`design/flow/config.mk`:
```
export PLATFORM = sky130hd
export DESIGN_NAME = JAM
export DESIGN_NICKNAME = JAM
export VERILOG_FILES = /design/flow/design.v
export SDC_FILE = /design/flow/constraint.sdc
export NUM_CORES = 4
export LEC_CHECK = 0
export ABC_AREA = 1
export CAP_MARGIN = 20
export CORE_MARGIN = 2
export CORE_UTILIZATION = 72
export CTS_CLUSTER_DIAMETER = 352
export CTS_CLUSTER_SIZE = 16
export HOLD_SLACK_MARGIN = 0.3
export PLACE_DENSITY = 0.78
export SETUP_SLACK_MARGIN = 0.03
export SLEW_MARGIN = 20
```
`design/flow/constraint.sdc`:
```
create_clock -name core_clock -period 2.63 [get_ports {CLK}]
set_input_delay 0.5260 -clock core_clock [delete_from_list [all_inputs] [get_ports {CLK}]]
set_output_delay 0.5260 -clock core_clock [all_outputs]
set_load 0.01 [all_outputs]
```
`design/flow/design.v`:
```
module JAM (
input CLK,
input RST,
output reg [2:0] W,
output reg [2:0] J,
input [6:0] Cost,
output reg [3:0] MatchCount,
output reg [9:0] MinCost,
output reg Valid );
reg [5:0]state;
reg [2:0]num[0:7];
reg [4:0]ix;
reg [9:0]tempCost;
reg [4:0]changePoint;
reg [4:0]n;
reg [4:0]max_min_pos;
reg [4:0]max_min_value;
always @(posedge CLK or posedge RST) 
begin
    if(RST)
    begin
		  W <= 0;
		  J <= 0;
		  Valid <= 0;
		  num[0] <= 0;
		  num[1] <= 1;
		  num[2] <= 2;
		  num[3] <= 3;
		  num[4] <= 4;
		  num[5] <= 5;
		  num[6] <= 6;
		  num[7] <= 7;
		  state <= 0;
		  ix <= 1;
		  tempCost <= 0;
		  MatchCount <= 0;
		  MinCost <= 1023;
		  changePoint <= 0;
		  n <= 10;
		  max_min_pos <= 0;
		  max_min_value <= 10;
    end
    else 
    begin
		case(state)
			5'd0:
			begin
				if(ix > 8)
				begin
					if(tempCost < MinCost)
					begin
						MatchCount <= 1;
						MinCost <= tempCost;
					end
					else if(tempCost == MinCost)
					begin
						MatchCount <= MatchCount + 1;
					end
					ix <= 1;
					tempCost <= 0;
					state <= 1;
				end
				else if(ix == 8)
				begin
					tempCost <= tempCost + Cost;
					ix <= ix + 1;
				end
				else
				begin
					tempCost <= tempCost + Cost;
					W <= ix;
					J <= num[ix];
					ix <= ix + 1;
				end
			end
			5'd1:
			begin
				if(num[7] > num[6])
				begin
					num[6] <= num[7];
					num[7] <= num[6];
					state <= 0;
					W <= 0;
					J <= num[0];
				end
				else if(num[6] > num[5])
				begin
					 if(num[7] > num[5] && num[7] < num[6])
					 begin
						num[7] <= num[6];
						num[5] <= num[7];
						num[6] <= num[5];
						state <= 0;
						W <= 0;
						J <= num[0];
					 end
					 else
					 begin
						num[5] <= num[6];
						num[6] <= num[7];
						num[7] <= num[5];
						state <= 0;
						W <= 0;
						J <= num[0];
					 end
				end
				else if(num[5] > num[4])
				begin
						if(num[6] < num[4] && ((num[7] < num[4]) || num[5] < num[7]) )
						begin
							num[4] <= num[5];
							num[5] <= num[7];
							num[7] <= num[4];
						end
						else if(num[6] > num[4] && num[5] > num[6] && num[7] < num[4])
						begin
							num[4] <= num[6];
							num[5] <= num[7];
							num[6] <= num[4];
							num[7] <= num[5];
						end
						else if(num[7] > num[4] && num[7] < num[6] && num[7] < num[5])
						begin
							num[4] <= num[7];
							num[5] <= num[4];
							num[7] <= num[5];
						end
						state <= 0;
						W <= 0;
						J <= num[0];
				end
				else if(num[4] > num[3])
				begin
					changePoint <= 3;
					state <= 2;
					n <= 4;
				end
				else if(num[3] > num[2])
				begin
					changePoint <= 2;
					state <= 2;
					n <= 3;
				end
				else if(num[2] > num[1])
				begin
					changePoint <= 1;
					state <= 2;
					n <= 2;
				end
				else if(num[1] > num[0])
				begin
					changePoint <= 0;
					state <= 2;
					n <= 1;
				end
				else
					state <= 4;
			end
			5'd2:
			begin
				if(n >= 8)
				begin
					num[changePoint] <= num[max_min_pos];
					num[max_min_pos] <= num[changePoint];
					state <= 3;
					max_min_value <= 10;
				end
				else
				begin
					if(num[n] > num[changePoint] && num[n] < max_min_value)
					begin
						max_min_pos <= n;
						max_min_value <= num[n];
					end
					n <= n + 1;
				end
			end
			5'd3:
			begin
				if(changePoint == 4)
				begin
					num[5] <= num[7];
					num[7] <= num[5];
				end
				else if(changePoint == 3)
				begin
					num[4] <= num[7];
					num[5] <= num[6];
					num[6] <= num[5];
					num[7] <= num[4];
				end
				else if(changePoint == 2)
				begin
					num[3] <= num[7];
					num[4] <= num[6];
					num[6] <= num[4];
					num[7] <= num[3];
				end
				else if(changePoint == 1)
				begin
					num[2] <= num[7];
					num[3] <= num[6];
					num[4] <= num[5];
					num[5] <= num[4];
					num[6] <= num[3];
					num[7] <= num[2];
				end
				else if(changePoint == 0)
				begin
					num[1] <= num[7];
					num[2] <= num[6];
					num[3] <= num[5];
					num[5] <= num[3];
					num[6] <= num[2];
					num[7] <= num[1];
				end
					state <= 0;
					W <= 0;
					J <= num[0];
			end
			5'd4:
			begin
				Valid <= 1;
			end
		endcase
    end
end
endmodule
```
`design/flow/run.sh`:
```
#!/bin/bash
# the make line also repeats each setting of config.mk as NAME=value (left out here)
make -C /OpenROAD-flow-scripts/flow DESIGN_CONFIG=/design/flow/config.mk WORK_HOME=/design/flow/orfs CLKGATE_MAP_FILE= finish
```
==> impl_metrics.json, run 1 <==
{
  "dp_cells": 1256,
  "synth_top_cell_by_area": "dfrtp_1",
  "cts_hold_buffers": 0,
  "cp.arrival_ps": 3030,
  "wire_per_inst_um": 22.06,
  "cp_cell_sequence": "inv_2 > ha_1 > nand2_1 > o22ai_1 > nor2_1 > a22oi_2 > ha_1 > a21oi_2 > nor2_2 > a21oi_4 > nand3_2 > nand2_1 > nand2_1",
  "ys_top_cells_by_area": "dfrtp_1, nand2_1, ha_1, dfstp_2, nand3_1",
  "ioPinCount": 30,
  "finalWorstSetupSlack_ps": -124.2,
  "so_faults": "negative setup slack",
  "async_reset_ff_frac": 1.000,
  "status": "failed layout checks",
  "slowest_delay_ps": 490,
  "crit_family": "AND-OR/OR-AND gates",
  "wirelength_mm": 28.19,
  "r2r_setup_slack_ps": -120,
  "clockPowerShare": 0.435,
  "grtUsageMet3": 0.1104,
  "largestPowerGroup": "registers",
  "p_switching_mw": 0.5901,
  "ys_sh_aoi": 0.1809,
  "most_common_cell": "nand2_1",
  "p_seq_mw": 1.22,
  "drt_iter0_markers": 1724,
  "cts_tree": "done",
  "overflow": 0,
  "path_depth": 13,
  "hold_viol_final": 0,
  "rsz0062_at_grt": "yes",
  "drtPass1Iterations": 19,
  "avgSynthCellArea_um2": 6.832,
  "grt_pass1_vias": 8138,
  "ant_nets": 0,
  "p_comb_mw": 0.0877,
  "path_buffers": 1,
  "grt_use_met2": 0.7917,
  "power_density_nw_per_um2": 273.1,
  "h-tree-depth": 3,
  "final_util": 0.8596,
  "crit_path_max_fanout": 8,
  "r2r_start": "n[0]",
  "clock_net_power_mw": 1.00,
  "clock_sinks": 79,
  "min_period_ps": 2754,
  "clock_latency_ps": 390,
  "total_leakage_power_nw": 4.208,
  "worstSetupPathType": "register to register",
  "max_cap_viol_count": 0,
  "drcViolationCount": 0,
  "fmaxAchievable_ghz": 0.3631,
  "cp-end-kind": "register",
  "mux_area_frac": 0.004104,
  "postSynthCellCount": 1071,
  "worstSetupStartpoint": "n[0]",
  "cts_root_buf": "clkbuf_8",
  "cts_max_path_buffers": 2,
  "ir_drop_mv": 0.2964,
  "max_slew_margin": 0.6341,
  "final_max_slew_viol_count": 0,
  "top_logic_kind": "simple AND/OR/NAND/NOR gates",
  "cts-buffers-inserted": 9,
  "ys.warnings.count": 2,
  "yosysCellCount": 1071,
  "vias": 8728,
  "fin_cells": 1278,
  "ys_types": 52,
  "coreArea_um2": 9819,
  "top_area_frac": 0.1744,
  "grt_max_degree": 31,
  "finalSetupViolCount": 13,
  "xor_area_frac": 0.004788,
  "yosys.area_share.simple": 0.3258,
  "ys_seq_frac": 0.2750,
  "critPathCapture": "max_min_pos[0]",
  "slowest_stage": "dfrtp_2",
  "netlist_area_um2": 7317,
  "seqPwrFrac": 0.527,
  "fin_nets": 1218,
  "cpMostUsedCell": "nand2_1",
  "area_growth_pct": 15.36,
  "antennaDiodeCount": 0,
  "clock-skew-final_ps": 15.67,
  "top_usage_layer": "met2",
  "core.rowCount": 36,
  "required_ps": 2910,
  "syn_nets": 1149,
  "common_cells": "nand2_1, inv_1, nand3_1",
  "flop_cell": "dfrtp_1",
  "tightest_slew_ps": 548.8,
  "r2r_cells": 13,
  "clkSlewWorstSetupHoldPaths_ps": 100,
  "swShare": 0.2560,
  "drt-vias-per-instance": 6.829,
  "openroad.warnings": 40,
  "synth_chip_area_um2": 7317,
  "dieArea_um2": 10990,
  "fin_crit_sh": 1.047,
  "ys_ff": 79,
  "track_usage": 0.4976,
  "intPower_mw": 1.715,
  "io_buffers": 29,
  "die_y_um": 104.8,
  "startpoint_type": "register",
  "hold_class": "input port to async pin",
  "hpwl_mm": 19.27,
  "comb_power_share": 0.038,
  "grt_pass1_wl_mm": 42.56,
  "crit-reg2reg-capture": "max_min_pos[0]",
  "synth_adder_area_share": 0.1190,
  "edf_count": 0,
  "grt_antenna_before_repair": 0,
  "use_met1": 0.5787,
  "globalplace.congestion": 1.101,
  "fp_util": 0.7452,
  "die_width_um": 104.8
}
per-layer routing:
layer | part of all wire | routed length [µm]
met1 | 0.33 | 9164
met2 | 0.43 | 12070
met3 | 0.13 | 3675
met4 | 0.12 | 3281
met5 | 0 | 0
cell type report:
cell class                      count  area [µm²]
Tap cell                          133       166.4
Inverter                          129       498.0
Multi-Input combinational cell    834        4783
Timing Repair Buffer               87       774.5
Clock inverter                      6       67.56
Fill cell                         574        1379
Clock buffer                       10       137.6
Sequential cell                    79        2013
metrics by stage:
step | setup slack (ps) | TNS [ps] | area, µm² | hold slack [ps] | power, mW
6_report | -124.2 | -925.1 | 8441 | 467.5 | 2.306
5_1_grt | -306.3 | -2215 | 8441 | 507.9 | 2.325
4_1_cts | 81.49 | 0 | 8272 | 475.9 | 2.286
3_5_place_dp | -10.19 | -10.19 | 8038 | 476.0 | 1.320
3_3_place_gp | 128.0 | 0 | 8038 | 455.6 | 1.314
2_1_floorplan | 127.0 | 0 | 7317 | 433.2 | 1.283
what timing repair did:
action,4_1_cts,5_1_grt
resized,3,33
endpoints found under the hold margin,0,0
buffers inserted,2,4
pin swaps,0,16
setup endpoints to repair,4,8
==> run 2, diff against run 1 <==
- CORE_UTILIZATION: 72 -> 69
- CTS_CLUSTER_DIAMETER: 352 -> 301
- CTS_CLUSTER_SIZE: 16 -> unset
- HOLD_SLACK_MARGIN: 0.3 -> unset
- PLACE_DENSITY: 0.78 -> unset
- SETUP_SLACK_MARGIN: 0.03 -> -0.22
- clock period: 2.63 -> 2.22 ns (I/O delays scaled with it)
==> impl_metrics.json, run 2 <==
{
  "power_density_nw_per_um2": 293.6,
  "r2r_cells": 16,
  "rsz0062_at_grt": "yes",
  "fp_util": 0.7088,
  "finalSetupViolCount": 34,
  "seqPwrFrac": 0.542,
  "clock_net_power_mw": 1.12,
  "tightest_slew_ps": 520.9,
  "cts_root_buf": "clkbuf_8",
  "clock-skew-final_ps": 12.95,
  "dpl-instance-area_um2": 8532,
  "dp_cells": 1321,
  "path_buffers": 3,
  "vias": 8921,
  "max_slew_margin": 0.6527,
  "cp-end-kind": "register",
  "ir_drop_mv": 0.3183,
  "cts_max_path_buffers": 2,
  "p_comb_mw": 0.0988,
  "critPathCapture": "max_min_pos[1]",
  "comb_power_share": 0.037,
  "top_area_frac": 0.1744,
  "grt_pass1_wl_mm": 42.21,
  "total_leakage_power_nw": 4.532,
  "startpoint_type": "register",
  "area_growth_pct": 23.65,
  "drt-vias-per-instance": 6.628,
  "antennaDiodeCount": 0,
  "crit_family": "simple AND/OR/NAND/NOR gates",
  "globalplace.congestion": 1.053,
  "ys.warnings.count": 2,
  "wirelength_mm": 28.66,
  "ys_top_cells_by_area": "dfrtp_1, nand2_1, ha_1, dfstp_2, nand3_1",
  "avgSynthCellArea_um2": 6.832,
  "final_max_slew_viol_count": 0,
  "xor_area_frac": 0.004788,
  "mux_area_frac": 0.004104,
  "comb_area_um2": 4890,
  "common_cells": "nand2_1, inv_1, nand3_1",
  "overflow": 0,
  "drtPass1Iterations": 10,
  "ys_ff": 79,
  "finalWorstSetupSlack_ps": -461.7,
  "synth_adder_area_share": 0.1190,
  "fin_setup_tns_ps": -6115,
  "swShare": 0.2790,
  "p_switching_mw": 0.7412,
  "hpwl_mm": 19.84,
  "clkSlewWorstSetupHoldPaths_ps": 110,
  "most_common_cell": "nand2_1",
  "n_fill_cell": 595,
  "worstSetupPathType": "register to register",
  "status": "failed layout checks",
  "fin_nets": 1283,
  "track_usage": 0.4824,
  "yosysCellCount": 1071,
  "coreArea_um2": 10320,
  "r2r_setup_slack_ps": -460,
  "ys_sh_aoi": 0.1809,
  "required_ps": 2500,
  "fin_cells": 1346,
  "ioPinCount": 30,
  "syn_nets": 1149,
  "drt_iter0_markers": 1813,
  "dieArea_um2": 11440,
  "largestPowerGroup": "registers",
  "min_period_ps": 2682,
  "postSynthCellCount": 1071,
  "synth_top_cell_by_area": "dfrtp_1",
  "io_buffers": 29,
  "max_cap_viol_count": 0,
  "core.rowCount": 37,
  "fmaxAchievable_ghz": 0.3729,
  "crit-reg2reg-capture": "max_min_pos[1]",
  "ys_seq_frac": 0.2750,
  "drcViolationCount": 0,
  "so_faults": "negative setup slack",
  "clockPowerShare": 0.420,
  "openroad.warnings": 41,
  "async_reset_ff_frac": 1.000,
  "r2r_start": "n[1]",
  "grt_antenna_before_repair": 0,
  "synth_chip_area_um2": 7317,
  "top_logic_kind": "simple AND/OR/NAND/NOR gates",
  "edf_count": 0,
  "cts_hold_buffers": 0,
  "hold_class": "input port to async pin",
  "design_area_um2": 9047,
  "ant_nets": 0,
  "grt_pass1_vias": 8320,
  "flop_cell": "dfrtp_1",
  "wire_per_inst_um": 21.29,
  "clock_sinks": 79,
  "crit_path_max_fanout": 6,
  "p_seq_mw": 1.44,
  "cpMostUsedCell": "nand2_1",
  "cts_tree": "done",
  "slowest_delay_ps": 620,
  "path_depth": 16,
  "fin_crit_sh": 1.208,
  "grt_max_degree": 52,
  "die_width_um": 107.0,
  "yosys.area_share.simple": 0.3258,
  "netlist_area_um2": 7317,
  "clock_latency_ps": 390,
  "hold_viol_final": 0,
  "final_util": 0.8764,
  "layout.area.seq_um2": 2013,
  "cts-buffers-inserted": 9,
  "cp_cell_sequence": "inv_4 > ha_4 > nor2_4 > nand2_4 > buf_4 > nor2_1 > a21oi_2 > ha_1 > nand2_2 > inv_2 > nand3_1 > nand2_1 > nand2_2 > nand3_2 > nand2_1 > nand2_1",
  "intPower_mw": 1.915,
  "h-tree-depth": 3,
  "ys_types": 52,
  "cp.arrival_ps": 2960,
  "slowest_stage": "dfstp_2",
  "worstSetupStartpoint": "n[1]",
  "power_mw": 2.656,
  "die_y_um": 107.0
}
## run 2: stage by stage
step	hold WS [ps]	setup WS [ps]
finish	404.6	-461.7
global route	432.3	-547.9
CTS	418.5	-230.1
detailed placement	450.1	-407.0
global placement	456.9	-291.4
floorplan	433.2	-201.0
## run 2: final cells by class
class | instances | share of cell area
repair buffers | 152 | 0.1423
multi-input cells | 834 | 0.5405
well taps | 136 | 0.01881
clock buffers | 9 | 0.01369
flip-flops and latches | 79 | 0.2225
inverters | 129 | 0.05532
clock inverters | 7 | 0.006915
## run 2: routing by layer
layer / GRT usage / part of all wire / vias up
met3: 0.1374 / 0.14 / 293
li1: - / - / 3863
met5: 0 / 0 / -
met1: 0.5837 / 0.35 / 3950
met4: 0.3785 / 0.094 / 0
met2: 0.7193 / 0.42 / 815
## run 2: timing repair
| action | CTS | global route |
|---|---|---|
| endpoints found under the setup margin | 7 | 22 |
| pin swaps | 9 | 13 |
| resized | 17 | 34 |
| setup buffers | 4 | 5 |
==> run 3, diff against run 2 <==
- CORE_ASPECT_RATIO: unset -> 1.33
- CORE_UTILIZATION: 69 -> 72
- CTS_CLUSTER_DIAMETER: 301 -> 335
- CTS_CLUSTER_SIZE: unset -> 93
- PLACE_DENSITY: unset -> 0.38
- SETUP_SLACK_MARGIN: -0.22 -> 0.62
- SLEW_MARGIN: 20 -> 40
- clock period: 2.22 -> 2.11 ns (I/O delays scaled with it)
==> impl_metrics.json, run 3 <==
{
  "status": "stopped before the end",
  "stop_stage": "clock tree synthesis (4_1_cts)",
  "tool.error": "[ERROR DPL-0038] Utilization greater than 100%, impossible to legalize",
  "yosysCellCount": 1071,
  "common_cells": "nand2_1, inv_1, nand3_1",
  "ys_sh_aoi": 0.1809,
  "ys_types": 52,
  "ys_top_cells_by_area": "dfrtp_1, nand2_1, ha_1, dfstp_2, nand3_1",
  "ioPinCount": 30,
  "die_width_um": 91.41,
  "coreArea_um2": 9932,
  "ys_seq_frac": 0.2750,
  "synth_adder_area_share": 0.1190,
  "avgSynthCellArea_um2": 6.832,
  "yosys.area_share.simple": 0.3258,
  "netlist_area_um2": 7317,
  "ys_ff": 79,
  "pre_cts_ws_ps": -346.5,
  "async_reset_ff_frac": 1.000,
  "ys.warnings.count": 2,
  "synth_chip_area_um2": 7317,
  "core.rowCount": 42,
  "fp_util": 0.7367,
  "most_common_cell": "nand2_1",
  "flop_cell": "dfrtp_1",
  "mux_area_frac": 0.004104,
  "postSynthCellCount": 1071,
  "die_y_um": 120.3,
  "top_logic_kind": "simple AND/OR/NAND/NOR gates",
  "io_buffers": 29,
  "synth_top_cell_by_area": "dfrtp_1",
  "top_area_frac": 0.1744,
  "dp_cells": 1313,
  "globalplace.congestion": 1.147,
  "hpwl_mm": 21.13,
  "edf_count": 0,
  "syn_nets": 1149,
  "dieArea_um2": 10990,
  "xor_area_frac": 0.004788
}
## run 3: stage by stage
step | power [mW] | utilization | setup TNS, ps | instance area, µm²
3_5_place_dp | 1.651 | 0.8978 | -3510 | 8917
2_1_floorplan | 1.605 | - | -977.5 | 7802
3_3_place_gp | 1.644 | 0.8978 | -2036 | 8917
==> run 4, diff against run 3 <==
- ABC_AREA: 1 -> unset
- CAP_MARGIN: 20 -> 15
- CORE_ASPECT_RATIO: 1.33 -> 0.87
- CORE_UTILIZATION: 72 -> 65
- CTS_CLUSTER_DIAMETER: 335 -> 28
- CTS_CLUSTER_SIZE: 93 -> unset
- HOLD_SLACK_MARGIN: unset -> -0.08
- PLACE_DENSITY: 0.38 -> unset
- SETUP_SLACK_MARGIN: 0.62 -> -0.12
- SLEW_MARGIN: 40 -> 20
- TNS_END_PERCENT: unset -> 5
- clock period: 2.11 -> 2.52 ns (I/O delays scaled with it)
==> impl_metrics.json, run 4 <==
{
  "postSynthCellCount": 839,
  "yosysCellCount": 839,
  "so_faults": "negative setup slack",
  "cts_tree": "done",
  "worstSetupPathType": "register to register",
  "total_leakage_power_nw": 3.859,
  "fmaxAchievable_ghz": 0.2967,
  "flop_cell": "dfrtp_1",
  "r2r_start": "n[1]",
  "vias": 7890,
  "ys_types": 77,
  "p_switching_mw": 0.6490,
  "syn_nets": 917,
  "comb_power_share": 0.032,
  "ys_seq_frac": 0.2898,
  "tightest_slew_ps": 650.5,
  "fp_util": 0.6605,
  "avgSynthCellArea_um2": 8.274,
  "ys_sh_aoi": 0.2606,
  "wirelength_mm": 27.63,
  "openroad.warnings": 43,
  "clock_latency_ps": 350,
  "finalWorstSetupSlack_ps": -850.3,
  "xor_area_frac": 0.01009,
  "design_area_um2": 9004,
  "grt_antenna_before_repair": 0,
  "finalSetupViolCount": 34,
  "grt_pass1_vias": 7803,
  "ir_drop_mv": 0.4464,
  "fin_cells": 1119,
  "dpl-instance-area_um2": 8318,
  "p_seq_mw": 1.27,
  "drt-vias-per-instance": 7.051,
  "critPathCapture": "max_min_pos[1]",
  "ys.warnings.count": 2,
  "grt_max_degree": 80,
  "track_usage": 0.4707,
  "core.rowCount": 35,
  "swShare": 0.2271,
  "fin_nets": 1063,
  "r2r_setup_slack_ps": -850,
  "startpoint_type": "register",
  "h-tree-depth": 3,
  "cts_max_path_buffers": 2,
  "cts_root_buf": "clkbuf_16",
  "clock_sinks": 79,
  "hold_class": "register to register",
  "power_density_nw_per_um2": 317.4,
  "overflow": 0,
  "async_reset_ff_frac": 1.000,
  "r2r_cells": 11,
  "final_max_slew_viol_count": 0,
  "hpwl_mm": 18.52,
  "seqPwrFrac": 0.444,
  "largestPowerGroup": "clock",
  "clock-skew-final_ps": 9.238,
  "die_y_um": 100.4,
  "clockPowerShare": 0.523,
  "cp-end-kind": "register",
  "path_buffers": 1,
  "drcViolationCount": 0,
  "hold_end": "max_min_value[3]",
  "synth_chip_area_um2": 6942,
  "slowest_delay_ps": 570,
  "intPower_mw": 2.209,
  "drt_iter0_markers": 1074,
  "coreArea_um2": 10510,
  "hold_ws_ps": 489.0,
  "pre_cts_ws_ps": -812.3,
  "top_area_frac": 0.1839,
  "mux_area_frac": 0.09247,
  "ioPinCount": 30,
  "final_util": 0.8567,
  "edf_count": 0,
  "io_buffers": 29,
  "required_ps": 2740,
  "crit-reg2reg-capture": "max_min_pos[1]",
  "max_cap_viol_count": 0,
  "crit_path_max_fanout": 4,
  "netlist_area_um2": 6942,
  "area_growth_pct": 29.70,
  "dp_cells": 1095,
  "top_logic_kind": "AND-OR/OR-AND gates",
  "fin_crit_sh": 1.337,
  "wire_per_inst_um": 24.69,
  "cpMostUsedCell": "ha_1",
  "worstSetupStartpoint": "n[1]",
  "cts-buffers-inserted": 9,
  "p_comb_mw": 0.0922,
  "globalplace.congestion": 1.056,
  "ant_nets": 0,
  "min_period_ps": 3370,
  "cp.arrival_ps": 3590,
  "antennaDiodeCount": 0,
  "slowest_stage": "dfstp_2",
  "rsz0062_at_grt": "yes",
  "hold_viol_final": 0,
  "clkSlewWorstSetupHoldPaths_ps": 60,
  "most_common_cell": "nand2_1",
  "crit_family": "AND-OR/OR-AND gates",
  "ys_top_cells_by_area": "dfrtp_1, ha_1, dfstp_2, o21ai_0, mux2i_1",
  "path_depth": 11,
  "dieArea_um2": 11520,
  "die_width_um": 114.8,
  "ys_ff": 79,
  "max_slew_margin": 0.5630,
  "drtPass1Iterations": 8,
  "cp_cell_sequence": "inv_2 > ha_1 > a222oi_1 > a31oi_2 > ha_1 > and2_4 > a211oi_4 > o21ai_1 > o31a_2 > a2111oi_4 > mux2_1",
  "status": "failed layout checks",
  "synth_adder_area_share": 0.1255,
  "common_cells": "nand2_1, o21ai_0, ha_1",
  "hold_depth": 2,
  "synth_top_cell_by_area": "dfrtp_1",
  "yosys.area_share.simple": 0.1590,
  "clock_net_power_mw": 1.50,
  "grt_pass1_wl_mm": 41.75,
  "hp-start": "max_min_value[3]"
}
[run 4: layer usage]
metal  part of all wire  GRT usage  wire length (µm)  vias up
met5                  0          0                 0        -
met4              0.063     0.2604              1747        0
met3               0.13     0.1244              3655      175
met2               0.44     0.7237             12180      639
met1               0.36     0.6055             10050     3707
li1                   -          -                 -     3369
[run 4: layout make-up]
class                      instances  area (µm²)
inverter                          61       230.2
multi-input combinational        650        4785
clock inverter                     6       92.59
tap                              129       161.4
fill                             563        1506
sequential                        79        2014
clock buffer                      10       239.0
timing repair buffer             184        1481
[run 4: timing repair]
item,in CTS,in global routing
hold buffers,0,0
gates resized,35,35
pin swaps,14,16
setup endpoints to repair,27,31
setup buffers,5,3
[run 4: stage by stage]
stage	total power, mW	TNS (ps)
after global placement	1.375	-6748
after detailed placement	1.380	-10980
final	2.858	-7974
after CTS	2.845	-6256
after floorplan	1.342	-7384
after global routing	2.899	-9804
==> run 5, diff against run 4 <==
- ABC_AREA: unset -> 1
- CAP_MARGIN: 15 -> 20
- CORE_ASPECT_RATIO: 0.87 -> 1.33
- CORE_UTILIZATION: 65 -> 72
- CTS_CLUSTER_DIAMETER: 28 -> 345
- CTS_CLUSTER_SIZE: unset -> 95
- HOLD_SLACK_MARGIN: -0.08 -> unset
- PLACE_DENSITY: unset -> 0.42
- SETUP_SLACK_MARGIN: -0.12 -> unset
- TNS_END_PERCENT: 5 -> 10
- clock period: 2.52 -> 2.06 ns (I/O delays scaled with it)
==> impl_metrics.json, run 5 <==
{
  "ioPinCount": 30,
  "syn_nets": 1149,
  "most_common_cell": "nand2_1",
  "postSynthCellCount": 1071,
  "synth_top_cell_by_area": "dfrtp_1",
  "flop_cell": "dfrtp_1",
  "cts_max_path_buffers": 2,
  "yosys.area_share.simple": 0.3258,
  "synth_adder_area_share": 0.1190,
  "globalplace.congestion": 1.157,
  "track_usage": 0.6720,
  "clock_sinks": 79,
  "h-tree-depth": 3,
  "synth_chip_area_um2": 7317,
  "netlist_area_um2": 7317,
  "edf_count": 0,
  "avgSynthCellArea_um2": 6.832,
  "cts-buffers-inserted": 9,
  "cts_root_buf": "clkbuf_16",
  "ys_types": 52,
  "ys.warnings.count": 2,
  "status": "stopped before the end",
  "ys_sh_aoi": 0.1809,
  "xor_area_frac": 0.004788,
  "common_cells": "nand2_1, inv_1, nand3_1",
  "pre_cts_ws_ps": -447.5,
  "tool.error": "[ERROR GRT-0116] Global routing finished with congestion. Check the congestion regions in the DRC Viewer.",
  "dieArea_um2": 10990,
  "overflow": 9,
  "hpwl_mm": 20.88,
  "top_area_frac": 0.1744,
  "ys_seq_frac": 0.2750,
  "mux_area_frac": 0.004104,
  "die_y_um": 120.3,
  "core.rowCount": 42,
  "top_logic_kind": "simple AND/OR/NAND/NOR gates",
  "fp_util": 0.7367,
  "async_reset_ff_frac": 1.000,
  "io_buffers": 29,
  "ys_ff": 79,
  "stop_stage": "global routing (5_1_grt)",
  "yosysCellCount": 1071,
  "ys_top_cells_by_area": "dfrtp_1, nand2_1, ha_1, dfstp_2, nand3_1",
  "die_width_um": 91.41,
  "coreArea_um2": 9932
}
-- run 5: metal layers --
| layer | track usage | GRT overflow |
|---|---|---|
| met5 | 0.04902 | 0 |
| met4 | 0.6733 | 6 |
| met3 | 0.4143 | 0 |
| met2 | 0.9072 | 3 |
| met1 | 0.6834 | 0 |
-- run 5: through the flow --
stage	cells	area [µm²]	hold WS, ps	total power [mW]	utilization
after floorplan	1071	7380	433.2	1.638	-
after global placement	1326	8668	455.2	1.684	0.8728
after detailed placement	1326	8668	471.4	1.690	0.8728
after CTS	1343	9060	425.3	3.322	0.9122
-- run 5: what timing repair did --
item | CTS
setup buffers | 1
hold buffers | 0
pin swaps | 7
setup endpoints to repair | 49
gates resized | 28
==> run 6, diff against run 5 <==
- ABC_AREA: 1 -> unset
- CORE_ASPECT_RATIO: 1.33 -> unset
- CORE_UTILIZATION: 72 -> 65
- CTS_CLUSTER_DIAMETER: 345 -> 28
- CTS_CLUSTER_SIZE: 95 -> unset
- PLACE_DENSITY: 0.42 -> unset
- SETUP_SLACK_MARGIN: unset -> 0.94
- TNS_END_PERCENT: 10 -> 5
- clock period: 2.06 -> 3.41 ns (I/O delays scaled with it)
==> impl_metrics.json, run 6 <==
{
  "wirelength_mm": 23.14,
  "p_comb_mw": 0.0595,
  "power_density_nw_per_um2": 218.2,
  "drt-vias-per-instance": 6.963,
  "grt_pass1_vias": 6941,
  "fin_nets": 964,
  "fmaxAchievable_ghz": 0.3051,
  "total_leakage_power_nw": 3.297,
  "ys.warnings.count": 2,
  "ys_ff": 79,
  "final_util": 0.7773,
  "openroad.warnings": 42,
  "core.rowCount": 37,
  "yosys.area_share.simple": 0.1590,
  "cts_hold_buffers": 0,
  "dpl-instance-area_um2": 7492,
  "startpoint_type": "register",
  "required_ps": 3680,
  "cts_root_buf": "clkbuf_8",
  "hold_viol_final": 0,
  "mux_area_frac": 0.09247,
  "crit-reg2reg-capture": "max_min_pos[2]",
  "layout.area.seq_um2": 2014,
  "swShare": 0.2359,
  "worstSetupStartpoint": "n[1]",
  "overflow": 0,
  "p_switching_mw": 0.4148,
  "die_width_um": 107.3,
  "ys_sh_aoi": 0.2606,
  "synth_adder_area_share": 0.1255,
  "clockPowerShare": 0.433,
  "drt_iter0_markers": 735,
  "h-tree-depth": 3,
  "cp_cell_sequence": "buf_4 > buf_4 > ha_4 > a22oi_1 > nand3_1 > o21ai_1 > a21oi_2 > buf_4 > ha_4 > nand2_1 > nand3_1 > nand2b_1 > a2111oi_4 > buf_4 > mux2_4",
  "postSynthCellCount": 839,
  "ys_types": 77,
  "design_area_um2": 8060,
  "crit_path_max_fanout": 5,
  "max_slew_margin": 0.3617,
  "final_max_slew_viol_count": 0,
  "hold_class": "register to register",
  "critPathCapture": "max_min_pos[2]",
  "netlist_area_um2": 6942,
  "coreArea_um2": 10370,
  "io_buffers": 29,
  "finalSetupViolCount": 0,
  "edf_count": 0,
  "flop_cell": "dfrtp_1",
  "drcViolationCount": 0,
  "hold_ws_ps": 488.1,
  "rsz0062_at_grt": "yes",
  "path_buffers": 4,
  "vias": 7151,
  "r2r_setup_slack_ps": 130,
  "ys_seq_frac": 0.2898,
  "path_depth": 15,
  "syn_nets": 917,
  "cts-buffers-inserted": 9,
  "hpwl_mm": 15.81,
  "cpMostUsedCell": "buf_4",
  "status": "no timing/DRC/antenna violations",
  "grt_antenna_before_repair": 0,
  "n_fill_cell": 748,
  "grt_use_met2": 0.6564,
  "worstSetupPathType": "register to register",
  "comb_area_um2": 4707,
  "grt_max_degree": 80,
  "clkSlewWorstSetupHoldPaths_ps": 100,
  "fin_crit_sh": 0.9613,
  "seqPwrFrac": 0.533,
  "cp.arrival_ps": 3550,
  "most_common_cell": "nand2_1",
  "hold_depth": 2,
  "top_logic_kind": "AND-OR/OR-AND gates",
  "ioPinCount": 30,
  "ys_top_cells_by_area": "dfrtp_1, ha_1, dfstp_2, o21ai_0, mux2i_1",
  "common_cells": "nand2_1, o21ai_0, ha_1",
  "hold_end": "W[2]",
  "top_area_frac": 0.1839,
  "xor_area_frac": 0.01009,
  "yosysCellCount": 839,
  "track_usage": 0.4029,
  "clock-skew-final_ps": 16.63,
  "synth_chip_area_um2": 6942,
  "fin_setup_tns_ps": 0,
  "hp-start": "W[2]",
  "grtUsageMet3": 0.08172,
  "dieArea_um2": 11520,
  "p_seq_mw": 0.938,
  "clock_sinks": 79,
  "slowest_delay_ps": 600,
  "r2r_cells": 15,
  "synth_top_cell_by_area": "dfrtp_1",
  "r2r_start": "n[1]",
  "top_usage_layer": "met2",
  "slowest_stage": "dfstp_2",
  "wire_per_inst_um": 22.53,
  "antennaDiodeCount": 0,
  "clock_latency_ps": 380,
  "drtPass1Iterations": 5,
  "cts_max_path_buffers": 2,
  "die_y_um": 107.3,
  "async_reset_ff_frac": 1.000,
  "avgSynthCellArea_um2": 8.274,
  "ir_drop_mv": 0.2320,
  "cts_tree": "done",
  "tightest_slew_ps": 957.5,
  "cp-end-kind": "register",
  "largestPowerGroup": "registers",
  "grt_pass1_wl_mm": 35.99,
  "ant_nets": 0,
  "use_met1": 0.5000,
  "min_period_ps": 3278,
  "finalWorstSetupSlack_ps": 132.0,
  "clock_net_power_mw": 0.761,
  "crit_family": "AND-OR/OR-AND gates",
  "intPower_mw": 1.344,
  "globalplace.congestion": 1.046,
  "max_cap_viol_count": 0,
  "comb_power_share": 0.034,
  "pre_cts_ws_ps": 67.65,
  "fp_util": 0.6694,
  "area_growth_pct": 16.11
}
[run 6: what timing repair did]
| action | in CTS | in global routing |
|---|---|---|
| resized | 33 | 9 |
| pin swaps | 15 | 5 |
| hold endpoints to repair | 0 | 0 |
| buffers inserted | 12 | 9 |
| endpoints found under the setup margin | 47 | 59 |
[run 6: routing by layer]
| layer | up-vias | part of all wire |
|---|---|---|
| met2 | 471 | 0.46 |
| met4 | 0 | 0.064 |
| met1 | 3369 | 0.38 |
| met3 | 145 | 0.10 |
| li1 | 3166 | - |
| met5 | - | 0 |
[run 6: final cells by class]
type	instances	share of cell area
Clock buffer	12	0.01925
Clock inverter	4	0.006675
Inverter	61	0.02887
Multi-Input combinational cell	650	0.5840
Sequential cell	79	0.2499
Tap cell	136	0.02111
Timing Repair Buffer	85	0.09019
[run 6: per-stage QoR]
step / power, mW / std cells
after floorplan: 0.9915 / 839
after global placement: 1.013 / 990
after detailed placement: 1.015 / 990
after CTS: 1.755 / 1018
after global routing: 1.798 / 1027
final: 1.758 / 1027
==> run 7, diff against run 6 <==
- ABC_AREA: unset -> 1
- CTS_CLUSTER_DIAMETER: 28 -> unset
- HOLD_SLACK_MARGIN: unset -> -0.09
- SETUP_SLACK_MARGIN: 0.94 -> unset
- TNS_END_PERCENT: 5 -> unset
- clock period: 3.41 -> 2.14 ns (I/O delays scaled with it)
==> impl_metrics.json, run 7 <==
{
  "syn_nets": 1149,
  "ys_sh_aoi": 0.1809,
  "die_y_um": 110.1,
  "mux_area_frac": 0.004104,
  "ys.warnings.count": 2,
  "netlist_area_um2": 7317,
  "synth_adder_area_share": 0.1190,
  "h-tree-depth": 3,
  "ys_ff": 79,
  "ys_top_cells_by_area": "dfrtp_1, nand2_1, ha_1, dfstp_2, nand3_1",
  "ioPinCount": 30,
  "stop_stage": "global routing (5_1_grt)",
  "cts-buffers-inserted": 9,
  "async_reset_ff_frac": 1.000,
  "top_logic_kind": "simple AND/OR/NAND/NOR gates",
  "clock_sinks": 79,
  "cts_root_buf": "clkbuf_16",
  "pre_cts_ws_ps": -320.6,
  "status": "stopped before the end",
  "dp_cells": 1330,
  "synth_top_cell_by_area": "dfrtp_1",
  "hpwl_mm": 19.50,
  "yosys.area_share.simple": 0.3258,
  "postSynthCellCount": 1071,
  "ys_types": 52,
  "ys_seq_frac": 0.2750,
  "avgSynthCellArea_um2": 6.832,
  "cts_hold_buffers": 0,
  "edf_count": 0,
  "tool.error": "[ERROR GRT-0232] Routing congestion too high. Check the congestion heatmap in the GUI.",
  "synth_chip_area_um2": 7317,
  "dieArea_um2": 12120,
  "io_buffers": 29,
  "coreArea_um2": 10940,
  "overflow": 23,
  "flop_cell": "dfrtp_1",
  "globalplace.congestion": 1.053,
  "top_area_frac": 0.1744,
  "most_common_cell": "nand2_1",
  "cts_max_path_buffers": 2,
  "core.rowCount": 38,
  "yosysCellCount": 1071,
  "common_cells": "nand2_1, inv_1, nand3_1",
  "track_usage": 0.7157,
  "fp_util": 0.6691,
  "die_width_um": 110.1,
  "xor_area_frac": 0.004788
}
## run 7: timing repair
action                                  in CTS
buffers inserted                            10
cloned                                       1
endpoints found under the hold margin        0
gates resized                               92
pin swaps                                   39
endpoints found under the setup margin      39
## run 7: layer usage
layer,global-route usage,GRT overflow
met4,0.6929,14
met2,0.8812,8
met5,0.2277,0
met1,0.7425,0
met3,0.5303,1
## run 7: metrics by stage
| step | hold slack (ps) | utilization | TNS (ps) | instance area [µm²] |
|---|---|---|---|---|
| 4_1_cts | 459.4 | 0.8571 | -5944 | 9373 |
| 3_5_place_dp | 454.1 | 0.7886 | -4543 | 8623 |
| 3_3_place_gp | 444.5 | 0.7886 | -2785 | 8623 |
| 2_1_floorplan | 433.2 | - | -767.2 | 7381 |
==> run 8, diff against run 7 <==
- ABC_AREA: 1 -> unset
- HOLD_SLACK_MARGIN: -0.09 -> unset
- SETUP_SLACK_MARGIN: unset -> 1.66
- clock period: 2.14 -> 5.71 ns (I/O delays scaled with it)
==> impl_metrics.json, run 8 <==
{
  "coreArea_um2": 10370,
  "clock_net_power_mw": 0.408,
  "drt_iter0_markers": 647,
  "drcViolationCount": 0,
  "r2r_start": "n[1]",
  "postSynthCellCount": 839,
  "xor_area_frac": 0.01009,
  "power_density_nw_per_um2": 135.4,
  "yosys.area_share.simple": 0.1590,
  "ir_drop_mv": 0.1156,
  "cts_tree": "done",
  "cts_max_path_buffers": 2,
  "ys_sh_aoi": 0.2606,
  "core.rowCount": 37,
  "finalSetupViolCount": 0,
  "ys_top_cells_by_area": "dfrtp_1, ha_1, dfstp_2, o21ai_0, mux2i_1",
  "track_usage": 0.3778,
  "avgSynthCellArea_um2": 8.274,
  "clock_sinks": 79,
  "status": "no timing/DRC/antenna violations",
  "drt-vias-per-instance": 6.886,
  "hold_class": "register to register",
  "edf_count": 0,
  "flop_cell": "dfrtp_1",
  "common_cells": "nand2_1, o21ai_0, ha_1",
  "cp_cell_sequence": "inv_1 > ha_1 > or2_0 > a31oi_1 > nor2_1 > a31oi_1 > ha_1 > o21ai_0 > a21oi_1 > nand2_1 > a2bb2o_1 > a21oi_1 > nor3_1 > a31oi_1",
  "rsz0062_at_grt": "no",
  "grt_pass1_wl_mm": 33.86,
  "comb_power_share": 0.036,
  "hp-start": "state[1]",
  "p_comb_mw": 0.0358,
  "cp-end-kind": "register",
  "clockPowerShare": 0.407,
  "cts-buffers-inserted": 9,
  "cpMostUsedCell": "a31oi_1",
  "clock_latency_ps": 370,
  "intPower_mw": 0.7455,
  "vias": 6714,
  "r2r_setup_slack_ps": 1920,
  "largestPowerGroup": "registers",
  "crit-reg2reg-capture": "max_min_value[1]",
  "area_growth_pct": 6.831,
  "cts_root_buf": "clkbuf_8",
  "r2r_cells": 14,
  "most_common_cell": "nand2_1",
  "clock-skew-final_ps": 16.04,
  "swShare": 0.2576,
  "p_switching_mw": 0.2587,
  "h-tree-depth": 3,
  "wire_per_inst_um": 21.75,
  "mux_area_frac": 0.09247,
  "crit_path_max_fanout": 7,
  "dieArea_um2": 11520,
  "top_logic_kind": "AND-OR/OR-AND gates",
  "grt_max_degree": 80,
  "post_cts_buffers": 0,
  "worstSetupStartpoint": "n[1]",
  "wirelength_mm": 21.21,
  "hold_depth": 1,
  "worstSetupPathType": "register to register",
  "design_area_um2": 7416,
  "grt_pass1_vias": 6584,
  "cts_hold_buffers": 0,
  "max_cap_viol_count": 0,
  "final_max_slew_viol_count": 0,
  "min_period_ps": 3795,
  "ioPinCount": 30,
  "die_y_um": 107.3,
  "top_area_frac": 0.1839,
  "hold_viol_final": 0,
  "hold_end": "Valid",
  "globalplace.congestion": 1.004,
  "crit_family": "AND-OR/OR-AND gates",
  "fin_nets": 911,
  "ys.warnings.count": 2,
  "fin_crit_sh": 0.6646,
  "total_leakage_power_nw": 2.991,
  "openroad.warnings": 39,
  "ys_ff": 79,
  "dpl-instance-area_um2": 7221,
  "fp_util": 0.6694,
  "startpoint_type": "register",
  "ant_nets": 0,
  "slowest_delay_ps": 590,
  "io_buffers": 29,
  "netlist_area_um2": 6942,
  "overflow": 0,
  "synth_adder_area_share": 0.1255,
  "path_buffers": 1,
  "ys_types": 77,
  "required_ps": 6000,
  "max_slew_margin": 0.2048,
  "yosysCellCount": 839,
  "seqPwrFrac": 0.558,
  "path_depth": 14,
  "clkSlewWorstSetupHoldPaths_ps": 90,
  "critPathCapture": "max_min_value[1]",
  "synth_top_cell_by_area": "dfrtp_1",
  "p_seq_mw": 0.560,
  "syn_nets": 917,
  "fmaxAchievable_ghz": 0.2635,
  "async_reset_ff_frac": 1.000,
  "die_width_um": 107.3,
  "drtPass1Iterations": 5,
  "ys_seq_frac": 0.2898,
  "fin_setup_tns_ps": 0,
  "synth_chip_area_um2": 6942,
  "cp.arrival_ps": 4080,
  "grt_antenna_before_repair": 1,
  "slowest_stage": "dfstp_2",
  "hpwl_mm": 15.09,
  "tightest_slew_ps": 1189
}
==> run 8: metrics by stage <==
stage,util,power [mW],hold slack (ps),setup slack [ps],cells
after floorplan,-,0.5921,433.2,2436,839
after global placement,0.6963,0.6036,451.6,2038,958
after detailed placement,0.6963,0.6061,453.9,1859,958
after CTS,0.7138,1.004,474.1,1828,974
after global routing,0.7149,1.033,487.5,1776,974
final,0.7151,1.004,472.9,1915,975
==> run 8: repair_timing <==
action / in CTS / in global routing
endpoints found under the hold margin: 0 / 0
gates resized: 0 / 1
endpoints found under the setup margin: 0 / 3
==> run 8: per-layer routing <==
layer / wire length, µm / vias to the layer above / GRT usage
met5: 0 / - / 0
met4: 1019 / 0 / 0.1969
met3: 2063 / 94 / 0.07567
met2: 9811 / 404 / 0.6049
met1: 8317 / 3148 / 0.4832
li1: - / 3068 / -
==> run 8: layout make-up <==
cell class | instances | area [µm²]
clock inverter | 6 | 43.79
tap | 136 | 170.2
multi-input combinational | 650 | 4503
clock buffer | 10 | 137.6
timing repair buffer | 32 | 316.6
antenna | 1 | 2.502
sequential | 79 | 2012
fill | 816 | 2954
inverter | 61 | 230.2
==> run 9, diff against run 8 <==
- ABC_AREA: unset -> 1
- CTS_CLUSTER_DIAMETER: unset -> 301
- SETUP_SLACK_MARGIN: 1.66 -> 0.66
- clock period: 5.71 -> 2.25 ns (I/O delays scaled with it)
==> impl_metrics.json, run 9 <==
{
  "yosysCellCount": 1071,
  "top_logic_kind": "simple AND/OR/NAND/NOR gates",
  "mux_area_frac": 0.004104,
  "stop_stage": "global routing (5_1_grt)",
  "cts_root_buf": "clkbuf_16",
  "h-tree-depth": 3,
  "synth_chip_area_um2": 7317,
  "status": "stopped before the end",
  "top_area_frac": 0.1744,
  "syn_nets": 1149,
  "ys_top_cells_by_area": "dfrtp_1, nand2_1, ha_1, dfstp_2, nand3_1",
  "dp_cells": 1298,
  "ys_ff": 79,
  "ys_seq_frac": 0.2750,
  "dpl-instance-area_um2": 8673,
  "ioPinCount": 30,
  "ys_types": 52,
  "async_reset_ff_frac": 1.000,
  "io_buffers": 29,
  "coreArea_um2": 10940,
  "clock_sinks": 79,
  "die_y_um": 110.1,
  "edf_count": 0,
  "cts-buffers-inserted": 9,
  "netlist_area_um2": 7317,
  "yosys.area_share.simple": 0.3258,
  "overflow": 128,
  "ys.warnings.count": 2,
  "fp_util": 0.6691,
  "synth_top_cell_by_area": "dfrtp_1",
  "globalplace.congestion": 1.019,
  "tool.error": "[ERROR GRT-0116] Global routing finished with congestion. Check the congestion regions in the DRC Viewer.",
  "postSynthCellCount": 1071,
  "die_width_um": 110.1,
  "common_cells": "nand2_1, inv_1, nand3_1",
  "most_common_cell": "nand2_1",
  "synth_adder_area_share": 0.1190,
  "cts_hold_buffers": 0,
  "xor_area_frac": 0.004788,
  "track_usage": 0.8060,
  "cts_max_path_buffers": 2,
  "core.rowCount": 38,
  "dieArea_um2": 12120,
  "flop_cell": "dfrtp_1",
  "avgSynthCellArea_um2": 6.832,
  "hpwl_mm": 20.22,
  "ys_sh_aoi": 0.1809,
  "pre_cts_ws_ps": -258.2
}
[run 9: repair_timing]
item                       in CTS
setup buffers                  80
setup endpoints to repair      95
cloned                          4
gates resized                 287
hold endpoints to repair        0
pin swaps                     124
[run 9: metal layers]
layer / overflow / track usage
met3: 3 / 0.6573
met4: 55 / 0.8714
met5: 0 / 0.1830
met1: 2 / 0.7770
met2: 68 / 0.9803
==> run 10, diff against run 9 <==
- ABC_AREA: 1 -> unset
- CAP_MARGIN: 20 -> 5
- CORE_UTILIZATION: 65 -> 72
- CTS_CLUSTER_DIAMETER: 301 -> 25
- SETUP_SLACK_MARGIN: 0.66 -> 0.54
- clock period: 2.25 -> 4.75 ns (I/O delays scaled with it)
==> impl_metrics.json, run 10 <==
{
  "clkSlewWorstSetupHoldPaths_ps": 90,
  "ioPinCount": 30,
  "hpwl_mm": 15.04,
  "dpl-instance-area_um2": 7227,
  "max_slew_margin": 0.2370,
  "cp-end-kind": "register",
  "clock_net_power_mw": 0.652,
  "ys_seq_frac": 0.2898,
  "largestPowerGroup": "registers",
  "hold_class": "register to register",
  "total_leakage_power_nw": 3.027,
  "min_period_ps": 3986,
  "ys.warnings.count": 2,
  "avgSynthCellArea_um2": 8.274,
  "fin_setup_tns_ps": 0,
  "worstSetupStartpoint": "changePoint[0]",
  "swShare": 0.2361,
  "intPower_mw": 1.046,
  "layout.area.seq_um2": 2012,
  "seqPwrFrac": 0.492,
  "cp.arrival_ps": 4240,
  "clockPowerShare": 0.476,
  "synth_top_cell_by_area": "dfrtp_1",
  "ys_ff": 79,
  "grt_pass1_vias": 6815,
  "hold_depth": 2,
  "r2r_start": "changePoint[0]",
  "synth_adder_area_share": 0.1255,
  "finalWorstSetupSlack_ps": 763.7,
  "cts_tree": "done",
  "cts_hold_buffers": 0,
  "power_density_nw_per_um2": 183.0,
  "final_max_slew_viol_count": 0,
  "ir_drop_mv": 0.1849,
  "slowest_stage": "ha_1",
  "vias": 7009,
  "slowest_delay_ps": 830,
  "top_area_frac": 0.1839,
  "drt_iter0_markers": 832,
  "wire_per_inst_um": 22.80,
  "coreArea_um2": 9284,
  "clock-skew-final_ps": 11.10,
  "ctsResizeCount": 0,
  "fp_util": 0.7477,
  "die_y_um": 102.2,
  "yosys.area_share.simple": 0.1590,
  "p_comb_mw": 0.0442,
  "async_reset_ff_frac": 1.000,
  "flop_cell": "dfrtp_1",
  "crit_path_max_fanout": 27,
  "syn_nets": 917,
  "wirelength_mm": 22.07,
  "dieArea_um2": 10440,
  "openroad.warnings": 41,
  "clock_sinks": 79,
  "most_common_cell": "nand2_1",
  "cts_root_buf": "clkbuf_8",
  "path_depth": 11,
  "die_width_um": 102.2,
  "cts_max_path_buffers": 2,
  "grt_pass1_wl_mm": 34.98,
  "post_cts_buffers": 0,
  "drtPass1Iterations": 6,
  "postSynthCellCount": 839,
  "top_logic_kind": "AND-OR/OR-AND gates",
  "common_cells": "nand2_1, o21ai_0, ha_1",
  "area_growth_pct": 7.823,
  "critPathCapture": "max_min_pos[2]",
  "max_cap_viol_count": 0,
  "io_buffers": 29,
  "ys_top_cells_by_area": "dfrtp_1, ha_1, dfstp_2, o21ai_0, mux2i_1",
  "pre_cts_ws_ps": 928.2,
  "hold_end": "max_min_value[3]",
  "r2r_setup_slack_ps": 760,
  "fin_crit_sh": 0.8392,
  "finalSetupViolCount": 0,
  "required_ps": 5010,
  "hp-start": "max_min_value[3]",
  "fmaxAchievable_ghz": 0.2509,
  "cts-buffers-inserted": 9,
  "comb_area_um2": 4511,
  "r2r_cells": 11,
  "yosysCellCount": 839,
  "antennaDiodeCount": 0,
  "p_switching_mw": 0.3233,
  "tightest_slew_ps": 1142,
  "design_area_um2": 7485,
  "p_seq_mw": 0.673,
  "ant_nets": 0,
  "comb_power_share": 0.032,
  "grt_antenna_before_repair": 0,
  "hold_viol_final": 0,
  "ys_sh_aoi": 0.2606,
  "rsz0062_at_grt": "no",
  "path_buffers": 1,
  "track_usage": 0.4370,
  "startpoint_type": "register",
  "worstSetupPathType": "register to register",
  "netlist_area_um2": 6942,
  "crit-reg2reg-capture": "max_min_pos[2]",
  "final_util": 0.8062,
  "fin_nets": 912,
  "synth_chip_area_um2": 6942,
  "ys_types": 77,
  "n_fill_cell": 583,
  "edf_count": 0,
  "cp_cell_sequence": "inv_1 > ha_1 > a222oi_1 > mux2_2 > ha_1 > and2_1 > a211oi_2 > o21ai_1 > o31a_2 > a2111oi_4 > mux2_1",
  "grt_max_degree": 53,
  "overflow": 0,
  "clock_latency_ps": 380,
  "cpMostUsedCell": "ha_1",
  "core.rowCount": 35,
  "xor_area_frac": 0.01009,
  "h-tree-depth": 3,
  "status": "no timing/DRC/antenna violations",
  "crit_family": "AND-OR/OR-AND gates",
  "globalplace.congestion": 1.020,
  "drt-vias-per-instance": 7.241,
  "drcViolationCount": 0,
  "mux_area_frac": 0.09247
}
==> run 10: metrics by stage <==
| stage | instances | power (mW) | hold slack [ps] |
|---|---|---|---|
| global route | 968 | 1.401 | 490.7 |
| floorplan | 839 | 0.7118 | 433.2 |
| finish | 968 | 1.370 | 468.3 |
| CTS | 968 | 1.367 | 470.7 |
| global placement | 952 | 0.7258 | 450.9 |
| detailed placement | 952 | 0.7288 | 458.8 |
==> run 10: area by class of cell <==
class / instances / area share
multi-input combinational: 650 / 0.6026
sequential: 79 / 0.2688
timing repair buffer: 33 / 0.04280
inverter: 61 / 0.03076
tap: 129 / 0.02156
clock inverter: 7 / 0.01688
clock buffer: 9 / 0.01655
==> run 10: routing by layer <==
metal / global-route usage / share of wire
met1: 0.5384 / 0.37
met5: 0 / 0
met3: 0.1047 / 0.12
met4: 0.2523 / 0.067
met2: 0.7024 / 0.45
==> run 11, diff against run 10 <==
- ABC_AREA: unset -> 1
- CAP_MARGIN: 5 -> 20
- CORE_UTILIZATION: 72 -> 65
- CTS_CLUSTER_DIAMETER: 25 -> unset
- CTS_CLUSTER_SIZE: unset -> 88
- HOLD_SLACK_MARGIN: unset -> 0.3
- SETUP_SLACK_MARGIN: 0.54 -> 0.03
- clock period: 4.75 -> 2.29 ns (I/O delays scaled with it)
==> impl_metrics.json, run 11 <==
{
  "async_reset_ff_frac": 1.000,
  "ys_ff": 79,
  "drtPass1Iterations": 9,
  "critPathCapture": "max_min_value[0]",
  "fmaxAchievable_ghz": 0.3925,
  "dpl-instance-area_um2": 8443,
  "crit_path_max_fanout": 5,
  "io_buffers": 29,
  "ir_drop_mv": 0.4178,
  "cts_max_path_buffers": 2,
  "top_area_frac": 0.1744,
  "overflow": 0,
  "ys_seq_frac": 0.2750,
  "intPower_mw": 2.174,
  "fin_setup_tns_ps": -2269,
  "ys.warnings.count": 2,
  "yosys.area_share.simple": 0.3258,
  "slowest_stage": "dfstp_2",
  "status": "failed layout checks",
  "drt-vias-per-instance": 6.432,
  "hold_class": "input port to async pin",
  "netlist_area_um2": 7317,
  "crit_family": "simple AND/OR/NAND/NOR gates",
  "r2r_start": "n[1]",
  "ioPinCount": 30,
  "worstSetupPathType": "register to register",
  "drcViolationCount": 0,
  "hold_viol_final": 0,
  "yosysCellCount": 1071,
  "power_density_nw_per_um2": 307.9,
  "crit-reg2reg-capture": "max_min_value[0]",
  "fin_crit_sh": 1.113,
  "cts_hold_buffers": 0,
  "vias": 8645,
  "die_y_um": 110.1,
  "synth_top_cell_by_area": "dfrtp_1",
  "top_logic_kind": "simple AND/OR/NAND/NOR gates",
  "cpMostUsedCell": "nand2_2",
  "postSynthCellCount": 1071,
  "wire_per_inst_um": 20.15,
  "die_width_um": 110.1,
  "clock_net_power_mw": 1.43,
  "synth_chip_area_um2": 7317,
  "openroad.warnings": 42,
  "fin_nets": 1277,
  "synth_adder_area_share": 0.1190,
  "ys_top_cells_by_area": "dfrtp_1, nand2_1, ha_1, dfstp_2, nand3_1",
  "avgSynthCellArea_um2": 6.832,
  "clock-skew-final_ps": 14.18,
  "edf_count": 0,
  "cp-end-kind": "register",
  "final_util": 0.8642,
  "grt_pass1_vias": 7582,
  "flop_cell": "dfrtp_1",
  "cp_cell_sequence": "inv_4 > ha_4 > nor2_4 > nand2_4 > nand3_2 > nor2_1 > a22oi_2 > ha_1 > nand2_2 > inv_2 > nand4_1 > nand2_2 > nor2_4 > nand2_2 > nand3_2 > nand2_1",
  "antennaDiodeCount": 0,
  "path_depth": 16,
  "area_growth_pct": 29.16,
  "r2r_cells": 16,
  "clkSlewWorstSetupHoldPaths_ps": 80,
  "min_period_ps": 2548,
  "p_comb_mw": 0.0859,
  "h-tree-depth": 3,
  "slowest_delay_ps": 660,
  "worstSetupStartpoint": "n[1]",
  "coreArea_um2": 10940,
  "common_cells": "nand2_1, inv_1, nand3_1",
  "finalSetupViolCount": 20,
  "max_slew_margin": 0.6754,
  "p_switching_mw": 0.7352,
  "finalWorstSetupSlack_ps": -257.9,
  "xor_area_frac": 0.004788,
  "hpwl_mm": 18.55,
  "fp_util": 0.6691,
  "max_cap_viol_count": 0,
  "ys_types": 52,
  "syn_nets": 1149,
  "clock_latency_ps": 360,
  "clock_sinks": 79,
  "grt_antenna_before_repair": 0,
  "swShare": 0.2527,
  "drt_iter0_markers": 1333,
  "cts_root_buf": "clkbuf_16",
  "cts-buffers-inserted": 9,
  "seqPwrFrac": 0.480,
  "total_leakage_power_nw": 4.571,
  "dieArea_um2": 12120,
  "design_area_um2": 9450,
  "most_common_cell": "nand2_1",
  "final_max_slew_viol_count": 0,
  "tightest_slew_ps": 486.9,
  "cp.arrival_ps": 2790,
  "track_usage": 0.4202,
  "mux_area_frac": 0.004104,
  "ant_nets": 0,
  "cts_tree": "done",
  "grt_pass1_wl_mm": 38.34,
  "wirelength_mm": 27.08,
  "rsz0062_at_grt": "yes",
  "startpoint_type": "register",
  "ys_sh_aoi": 0.1809,
  "core.rowCount": 38,
  "globalplace.congestion": 1.038,
  "comb_power_share": 0.030,
  "p_seq_mw": 1.40,
  "clockPowerShare": 0.490,
  "path_buffers": 2,
  "so_faults": "negative setup slack",
  "r2r_setup_slack_ps": -260,
  "required_ps": 2540,
  "largestPowerGroup": "clock",
  "grt_max_degree": 68
}
==> run 11: layout make-up <==
cell class / instances / area, µm²
clock buffer: 9 / 225.2
clock inverter: 7 / 55.05
fill: 633 / 1485
inverter: 129 / 515.5
multi-input combinational: 835 / 5204
sequential: 79 / 2013
tap: 140 / 175.2
timing repair buffer: 145 / 1262
==> run 11: repair_timing <==
action | CTS | global route
pin swaps | 9 | 53
endpoints found under the setup margin | 17 | 36
cloned | 0 | 1
setup buffers | 8 | 13
gates resized | 12 | 111
==> run 11: per-stage QoR <==
step                      total power, mW  instances  worst slack, ps  hold WS, ps
after CTS                           2.902       1330           -140.9        422.1
after detailed placement            1.509       1306           -138.2        450.9
after floorplan                     1.474       1071            26.04        433.2
final                               2.910       1344           -257.9        409.7
after global placement              1.506       1306           -64.78        449.7
after global routing                2.957       1344           -370.4        459.3
==> run 11: routing by layer <==
layer,vias to the layer above,GRT usage,part of all wire
met3,200,0.1005,0.13
met1,3888,0.5360,0.36
li1,3866,-,-
met5,-,0,0
met4,0,0.2384,0.069
met2,691,0.6521,0.44
==> run 12, diff against run 11 <==
- ABC_AREA: 1 -> unset
- CELL_PAD_IN_SITES_GLOBAL_PLACEMENT: unset -> 2
- CORE_ASPECT_RATIO: unset -> 0.5
- CORE_UTILIZATION: 65 -> 40
- CTS_CLUSTER_DIAMETER: unset -> 208
- CTS_CLUSTER_SIZE: 88 -> 99
- HOLD_SLACK_MARGIN: 0.3 -> unset
- SETUP_SLACK_MARGIN: 0.03 -> -0.78
- clock period: 2.29 -> 8.0 ns (I/O delays scaled with it)
==> impl_metrics.json, run 12 <==
{
  "cp-end-kind": "register",
  "grt_antenna_before_repair": 0,
  "p_comb_mw": 0.0247,
  "post_cts_buffers": 0,
  "edf_count": 0,
  "area_growth_pct": 11.03,
  "openroad.warnings": 39,
  "top_area_frac": 0.1839,
  "common_cells": "nand2_1, o21ai_0, ha_1",
  "ir_drop_mv": 0.1195,
  "die_y_um": 97.15,
  "drcViolationCount": 0,
  "avgSynthCellArea_um2": 8.274,
  "ys_seq_frac": 0.2898,
  "globalplace.congestion": 0.8638,
  "r2r_setup_slack_ps": 4150,
  "clock-skew-final_ps": 7.046,
  "ctsResizeCount": 0,
  "cts_root_buf": "clkbuf_16",
  "wire_per_inst_um": 21.82,
  "hold_end": "max_min_value[3]",
  "ant_nets": 0,
  "io_buffers": 29,
  "worstSetupPathType": "register to register",
  "synth_top_cell_by_area": "dfrtp_1",
  "top_logic_kind": "AND-OR/OR-AND gates",
  "power_mw": 0.8889,
  "largestPowerGroup": "clock",
  "rsz0062_at_grt": "no",
  "swShare": 0.2285,
  "fp_util": 0.4161,
  "vias": 6445,
  "xor_area_frac": 0.01009,
  "critPathCapture": "max_min_pos[2]",
  "ys.warnings.count": 2,
  "ioPinCount": 30,
  "clock_sinks": 79,
  "seqPwrFrac": 0.450,
  "hp-start": "max_min_value[3]",
  "total_leakage_power_nw": 3.088,
  "fin_crit_sh": 0.4811,
  "crit_path_max_fanout": 27,
  "ys_top_cells_by_area": "dfrtp_1, ha_1, dfstp_2, o21ai_0, mux2i_1",
  "drtPass1Iterations": 5,
  "design_area_um2": 7707,
  "clock_net_power_mw": 0.464,
  "finalSetupViolCount": 0,
  "clock_latency_ps": 350,
  "min_period_ps": 3849,
  "wirelength_mm": 23.39,
  "netlist_area_um2": 6942,
  "r2r_start": "changePoint[0]",
  "startpoint_type": "register",
  "clkSlewWorstSetupHoldPaths_ps": 70,
  "final_max_slew_viol_count": 0,
  "slowest_stage": "ha_1",
  "slowest_delay_ps": 820,
  "clockPowerShare": 0.522,
  "syn_nets": 917,
  "path_depth": 11,
  "yosys.area_share.simple": 0.1590,
  "intPower_mw": 0.6858,
  "max_slew_margin": 0.2912,
  "cts_tree": "done",
  "flop_cell": "dfrtp_1",
  "hpwl_mm": 16.05,
  "p_switching_mw": 0.2031,
  "tightest_slew_ps": 1050,
  "path_buffers": 1,
  "h-tree-depth": 3,
  "drt-vias-per-instance": 6.012,
  "hold_depth": 2,
  "die_width_um": 190.3,
  "max_cap_viol_count": 0,
  "fin_setup_tns_ps": 0,
  "fmaxAchievable_ghz": 0.2598,
  "crit_family": "adder cells",
  "ys_ff": 79,
  "fin_nets": 918,
  "synth_adder_area_share": 0.1255,
  "postSynthCellCount": 839,
  "hold_viol_final": 0,
  "power_density_nw_per_um2": 115.3,
  "required_ps": 8240,
  "worstSetupStartpoint": "changePoint[0]",
  "yosysCellCount": 839,
  "hold_class": "register to register",
  "ys_sh_aoi": 0.2606,
  "grt_pass1_vias": 6203,
  "dpl-instance-area_um2": 7387,
  "r2r_cells": 11,
  "coreArea_um2": 16680,
  "crit-reg2reg-capture": "max_min_pos[2]",
  "cpMostUsedCell": "ha_1",
  "cp.arrival_ps": 4090,
  "track_usage": 0.2620,
  "drt_iter0_markers": 528,
  "comb_power_share": 0.028,
  "p_seq_mw": 0.400,
  "dieArea_um2": 18490,
  "cts-buffers-inserted": 9,
  "async_reset_ff_frac": 1.000,
  "ys_types": 77,
  "most_common_cell": "nand2_1",
  "core.rowCount": 33,
  "mux_area_frac": 0.09247,
  "overflow": 0,
  "cp_cell_sequence": "inv_1 > ha_1 > a222oi_1 > mux2_2 > ha_1 > and2_1 > a211oi_2 > o21ai_1 > o31a_2 > a2111oi_4 > mux2_1",
  "antennaDiodeCount": 0,
  "grt_pass1_wl_mm": 37.17,
  "cts_hold_buffers": 0,
  "status": "no timing/DRC/antenna violations",
  "cts_max_path_buffers": 2,
  "grt_max_degree": 60,
  "synth_chip_area_um2": 6942
}
## run 12: layer usage
layer,routed length (µm),vias up,GRT usage,part of all wire
met5,0,-,0,0
met4,555,0,0.07573,0.024
met3,1616,53,0.06356,0.069
met2,10200,240,0.4022,0.44
met1,11010,3081,0.3641,0.47
li1,-,3071,-,-
## run 12: cell type report
| class | instances | area, µm² |
|---|---|---|
| clock buffer | 10 | 229.0 |
| clock inverter | 6 | 91.34 |
| fill | 1649 | 8974 |
| inverter | 61 | 230.2 |
| multi-input combinational | 650 | 4496 |
| sequential | 79 | 2012 |
| tap | 227 | 284.0 |
| timing repair buffer | 39 | 365.4 |
## run 12: through the flow
stage                     worst slack, ps  hold slack [ps]    util  cells
after CTS                            4170            462.5  0.4620   1072
after global routing                 3930            485.6  0.4620   1072
after global placement               4156            450.3  0.4428   1056
final                                4151            462.4  0.4620   1072
after floorplan                      4423            433.2       -    839
after detailed placement             4143            453.0  0.4428   1056
Power is estimated from default activity; no workload was simulated.
